==> job 5525 <==
==> flow/design.v <==
module ieee754multiplier (
    input logic clk, rst_n,
    input logic [31:0] a_i,
    input logic [31:0] b_i,
    input logic start_i,
    output logic done_o,
    output logic nan_o,
    output logic inifinit_o,
    output logic overflow_o,
    output logic underflow_o,
    output logic [31:0] product_o
);
typedef enum logic[1:0] {
    INITIAL_STATE = 2'b00,
    MULTIPLY_STEP = 2'b01,
    RESULT_VERIFICATION_STEP = 2'b10,
    DONE = 2'b11
} MULTIPLIER_FSM_STATE;
MULTIPLIER_FSM_STATE current_state;
logic [31:0] a_r, b_r;  
logic signal_a, signal_b;
logic [7:0] exponent_a, exponent_b;
logic [23:0] mantissa_a, mantissa_b;  
logic [47:0] mantissa_temp;
logic [9:0] exponent_temp;
logic [31:0] product_r;      
logic [1:0]  exponent_hi_r;  
always_comb begin : MULTIPLIER_COMB_BLOCK
    signal_a = a_r[31];  
    signal_b = b_r[31];  
    exponent_a = a_r[30:23];  
    exponent_b = b_r[30:23];  
    mantissa_a[23] = 1;
    mantissa_a[22:0] = a_r[22:0];   
    mantissa_b[23] = 1;
    mantissa_b[22:0] = b_r[22:0];   
    if (mantissa_a[22-:23] == 0 || mantissa_b[22-:23] == 0) begin  
        mantissa_temp = 0;  
        exponent_temp = 0;  
    end else begin
        mantissa_temp = mantissa_a * mantissa_b;  
        exponent_temp = exponent_a + exponent_b - 127;  
        if (mantissa_temp[47] == 1) begin  
            mantissa_temp = mantissa_temp >> 1;  
            exponent_temp = exponent_temp + 1;  
        end
    end
end
always_ff @(posedge clk, negedge rst_n) begin : MULTIPLIER_FF_BLOCK
    if(!rst_n) begin
        current_state <= INITIAL_STATE;
        a_r <= 32'b0;
        b_r <= 32'b0;
        product_r <= 32'b0;
        exponent_hi_r <= 2'b0;
        done_o <= 1'b0;
        nan_o <= 1'b0;
        inifinit_o <= 1'b0;
        overflow_o <= 1'b0;
        underflow_o <= 1'b0;
        product_o <= 32'b0;
    end else begin
        case (current_state)
            INITIAL_STATE, DONE: begin
                done_o <= 1'b0;
                if (start_i) begin
                    a_r <= a_i;
                    b_r <= b_i;
                    current_state <= MULTIPLY_STEP;
                end else begin
                    current_state <= INITIAL_STATE;
                end
            end
            MULTIPLY_STEP: begin
                product_r[31] <= signal_a ^ signal_b;  
                product_r[30:23] <= exponent_temp[7:0];  
                product_r[22:0] <= mantissa_temp[45:23];  
                exponent_hi_r <= exponent_temp[9:8];
                current_state <= RESULT_VERIFICATION_STEP;
            end
            RESULT_VERIFICATION_STEP: begin
                nan_o <= 1'b0;
                inifinit_o <= 1'b0;
                overflow_o <= 1'b0;
                underflow_o <= 1'b0;
                product_o <= product_r;
                if (product_r[30:23] == 8'hFF && product_r[22:0] != 23'b00) begin
                    nan_o <= 1'b1;
                    product_o <= 32'b00;
                end else if (product_r[30:23] == 8'b11111111 && product_r[22:0] == 23'b0) begin
                    inifinit_o <= 1'b1;
                end else if (exponent_hi_r[0] == 1'b1 || exponent_hi_r[1] == 1'b1) begin
                    overflow_o <= 1'b1;
                    product_o <= 32'h7FFFFFFF;
                end else if (product_r[30:23] == 8'b00000000) begin
                    underflow_o <= 1'b1;
                    product_o <= 32'b00;
                end
                done_o <= 1'b1;
                current_state <= DONE;
            end
        endcase
    end
end
endmodule
==> flow/run.sh <==
#!/bin/bash
# the make line also repeats each setting of config.mk as NAME=value (left out here)
make -C /OpenROAD-flow-scripts/flow DESIGN_CONFIG=/design/flow/config.mk WORK_HOME=/design/flow/orfs CLKGATE_MAP_FILE= finish
==> flow/config.mk <==
export PLATFORM = sky130hd
export DESIGN_NAME = ieee754multiplier
export DESIGN_NICKNAME = ieee754multiplier
export VERILOG_FILES = /design/flow/design.v
export SDC_FILE = /design/flow/constraint.sdc
export NUM_CORES = 4
export LEC_CHECK = 0
export CAP_MARGIN = 20
export CELL_PAD_IN_SITES_DETAIL_PLACEMENT = 0
export CELL_PAD_IN_SITES_GLOBAL_PLACEMENT = 3
export CORE_ASPECT_RATIO = 0.77
export CORE_MARGIN = 2
export CORE_UTILIZATION = 50
export CTS_CLUSTER_DIAMETER = 92
export CTS_CLUSTER_SIZE = 77
export GPL_ROUTABILITY_DRIVEN = 1
export GPL_TIMING_DRIVEN = 0
export MAX_ROUTING_LAYER = met4
export SLEW_MARGIN = 20
==> flow/constraint.sdc <==
create_clock -name core_clock -period 12.3 [get_ports {clk}]
set_input_delay 2.4600 -clock core_clock [delete_from_list [all_inputs] [get_ports {clk}]]
set_output_delay 2.4600 -clock core_clock [all_outputs]
set_load 0.01 [all_outputs]
==> job 5975: changes against job 5525 <==
- ABC_AREA: not set -> 1
- CELL_PAD_IN_SITES_DETAIL_PLACEMENT: 0 -> not set
- CELL_PAD_IN_SITES_GLOBAL_PLACEMENT: 3 -> not set
- CORE_ASPECT_RATIO: 0.77 -> not set
- CORE_UTILIZATION: 50 -> 72
- CTS_CLUSTER_DIAMETER: 92 -> not set
- CTS_CLUSTER_SIZE: 77 -> not set
- GPL_ROUTABILITY_DRIVEN: 1 -> not set
- GPL_TIMING_DRIVEN: 0 -> not set
- MAX_ROUTING_LAYER: met4 -> not set
- SETUP_SLACK_MARGIN: not set -> -0.48
- TNS_END_PERCENT: not set -> 10
==> flow/constraint.sdc (replaced) <==
create_clock -name core_clock -period 5.12 [get_ports {clk}]
set_input_delay 1.0240 -clock core_clock [delete_from_list [all_inputs] [get_ports {clk}]]
set_output_delay 1.0240 -clock core_clock [all_outputs]
set_load 0.01 [all_outputs]
==> comparison table <==
item	job 5525	job 5975
Post-synth ARST share	100%	100%
Total cells reported by yosys after synthesis	2,692	3,564
Dominant cell area share	39.0%	36.4%
Outcome	stopped before the end	stopped before the end
Failing step	global placement (3_3_place_gp)	global routing (5_1_grt)
Sequential fraction of the synthesis area	14.0%	13.1%
Ys flop type	sky130_fd_sc_hd__dfrtp_1	sky130_fd_sc_hd__dfrtp_1
Instance tally after logic synthesis	2,692	3,564
Combined area of all synthesized cells	24,800 sq um	26,500 sq um
Yosys Chip Area	24,800 sq um	26,500 sq um
Syn_nets	3,426	4,298
Simple share	15.2%	21.2%
Initial standard-cell utilization of the core	50.7%	72.8%
Number of library cell types mapped by synthesis	66	41
Number of placement rows	71	70
Area enclosed by the die boundary	51,300 sq um	38,400 sq um
Area share of and-or/or-and cells after synthesis	5.26%	3.39%
Most common cell in the netlist	sky130_fd_sc_hd__inv_1	sky130_fd_sc_hd__nand2_1
Area fraction in xor and xnor cells	1.34%	0.396%
Height of the die	199 um	196 um
Mux frac, synth	3.56%	0%
Cell type with the largest total area	sky130_fd_sc_hd__fa_1	sky130_fd_sc_hd__fa_1
Post-synthesis share of cell area spent on full adders, half adders and majority gates	48.3%	45.1%
Die boundary width	258 um	196 um
Core region area	48,900 sq um	36,400 sq um
Post-Synthesis Mean Instance Area	9.20 sq um	7.44 sq um
Number of register bits inferred by synthesis	139	139
